oak:
// Classic_Pong_Top
module Classic_Pong_Top (
    input clk_i,
    input rst_i,
    input UART_RX_i,
    input sw1_i,
    input sw2_i,
    input sw3_i,
    input sw4_i,
    output VGA_Hsync_o,
    output VGA_Vsync_o,
    output VGA_Red_0_o,
    output VGA_Red_1_o,
    output VGA_Red_2_o,
    output VGA_Grn_0_o,
    output VGA_Grn_1_o,
    output VGA_Grn_2_o,
    output VGA_Blu_0_o,
    output VGA_Blu_1_o,
    output VGA_Blu_2_o
);
    parameter CLKS_PER_BIT = 217;
    parameter VIDEO_WIDTH = 3;  
    parameter TOTAL_COLS = 800;
    parameter TOTAL_ROWS = 525;
    parameter ACTIVE_COLS = 640;
    parameter ACTIVE_ROWS = 480;
    wire [VIDEO_WIDTH-1:0] Red_Video_Pong_w, Red_Video_Porch_w;
    wire [VIDEO_WIDTH-1:0] Grn_Video_Pong_w, Grn_Video_Porch_w;
    wire [VIDEO_WIDTH-1:0] Blu_Video_Pong_w, Blu_Video_Porch_w;
    wire rx_dv_w;
    UART_RX #(.CLKS_PER_BIT(CLKS_PER_BIT)) UART_RX_Inst
    (
        .clk_i(clk_i),
        .rst_i(rst_i),
        .rx_serial_i(UART_RX_i),
        .rx_dv_o(rx_dv_w),
        .rx_byte_o()
    );
    wire Hsync_w, Vsync_w;
    VGA_Sync_Pulse #( 
        .TOTAL_COLS(TOTAL_COLS),
        .TOTAL_ROWS(TOTAL_ROWS),
        .ACTIVE_COLS(ACTIVE_COLS),
        .ACTIVE_ROWS(ACTIVE_ROWS) 
    ) VGA_Sync_Inst (
        .clk_i(clk_i),
        .rst_i(rst_i),
        .Hsync_o(Hsync_w),
        .Vsync_o(Vsync_w),
        .col_count_o(),
        .row_count_o()
    );
    wire sw1_w, sw2_w, sw3_w, sw4_w;
    Debounced_Switch sw_1 (
        .clk_i(clk_i),
  ...
For scale: ~2600 cells after synthesis, ~310 flip-flops.
clock: 5.31 ns
lec_check: 0
abc_area: 1
cap_margin: 40
core_margin: 2
core_utilization: 72
cts_cluster_diameter: 379
cts_cluster_size: 16
gpl_routability_driven: 0
place_density_lb_addon: 0.01
setup_slack_margin: -0.14
slew_margin: 20
run.sh (not shown) runs the stock make flow with config.mk's settings and CLKGATE_MAP_FILE=.
oak | stages: all done | timing, DRC, antenna: all pass
[inputs] pine vs oak
Settings: swapping 40 for 20 in CAP_MARGIN; clearing GPL_ROUTABILITY_DRIVEN, which used to be 0; clearing CTS_CLUSTER_SIZE, which used to be 16; clearing CTS_CLUSTER_DIAMETER, which used to be 379; swapping -0.14 for 1.57 in SETUP_SLACK_MARGIN; clearing ABC_AREA, which used to be 1.
Findings:
- Every stage of the flow completed for pine, and the final layout passed the timing, DRC and antenna checks.
- [compare] base=oak new=pine: area fraction in and, or, nand and nor cells after synthesis now sits lower; worst hold-check slack climbed 0.015 ns; global-route usage over all layers decreased by 2.0 points relative to the old numbers; sequential fraction of total cell area saw an increase.
The following lists how birch was set up differently from pine:
Settings: PLACE_DENSITY_LB_ADDON: 0.01 -> unset; SETUP_SLACK_MARGIN: 1.57 -> 1.58.
Findings:
Minimum clock period after layout for birch: 0.093 ns down relative to pine. Higher via count of the first global-routing pass goes to birch over pine. Compared with pine, count of routing violations after the opening detailed-route iteration in birch decreased by more than 10%. Changes observed in birch relative to pine: maximum frequency increased by about 2.7% relative to the old numbers, power has decreased. [compare] base=pine new=birch: worst-skew pair later-pin latency +0.05 ns; met2 wire length moved down; setup slack +0.093 ns; period utilization went down 1.7 points.


Classic_Pong_Top again, from the RTL that the note above started with.
## Classic_Pong_Top
module Classic_Pong_Top (
    input clk_i,
    input rst_i,
    input UART_RX_i,
    input sw1_i,
    input sw2_i,
    input sw3_i,
    input sw4_i,
    output VGA_Hsync_o,
    output VGA_Vsync_o,
    output VGA_Red_0_o,
    output VGA_Red_1_o,
    output VGA_Red_2_o,
    output VGA_Grn_0_o,
    output VGA_Grn_1_o,
    output VGA_Grn_2_o,
    output VGA_Blu_0_o,
    output VGA_Blu_1_o,
    output VGA_Blu_2_o
);
export LEC_CHECK = 0
export CAP_MARGIN = 20
export CELL_PAD_IN_SITES_GLOBAL_PLACEMENT = 2
export CORE_ASPECT_RATIO = 0.61
export CORE_MARGIN = 2
export CORE_UTILIZATION = 20
export CTS_CLUSTER_DIAMETER = 147
export CTS_CLUSTER_SIZE = 19
export GPL_ROUTABILITY_DRIVEN = 0
export MAX_ROUTING_LAYER = met4
export PLACE_DENSITY = 0.6
export SETUP_SLACK_MARGIN = 0.87
export SLEW_MARGIN = 20
create_clock -name core_clock -period 9.01 [get_ports {clk_i}]
Edit:
CELL_PAD_IN_SITES_GLOBAL_PLACEMENT = default   (was 2)
CORE_ASPECT_RATIO = default   (was 0.61)
CORE_UTILIZATION = 19   (was 20)
CTS_CLUSTER_DIAMETER = default   (was 147)
CTS_CLUSTER_SIZE = default   (was 19)
GPL_ROUTABILITY_DRIVEN = default   (was 0)
MAX_ROUTING_LAYER = default   (was met4)
SETUP_SLACK_MARGIN = default   (was 0.87)
clock period = 45.5 ns   (was 9.01 ns; I/O delays follow)
Effect:
- sequential share of layout area went down by 1.4 points
- non-clock buffer count drops by 5
- area after synthesis is unchanged
- critical path depth went down by 12
- worst hold slack is worse by 0.0067 ns
- global-route usage goes down by 1.8 points
Edit:
CORE_UTILIZATION = 66   (was 19)
PLACE_DENSITY = default   (was 0.6)
clock period = 10.9 ns   (was 45.5 ns; I/O delays follow)
=>
- global-route usage goes up by 17 points
- non-clock buffer count stays the same
- design area goes down by 5.9%
No activity file was given, so power comes from the tool's default toggle rates.
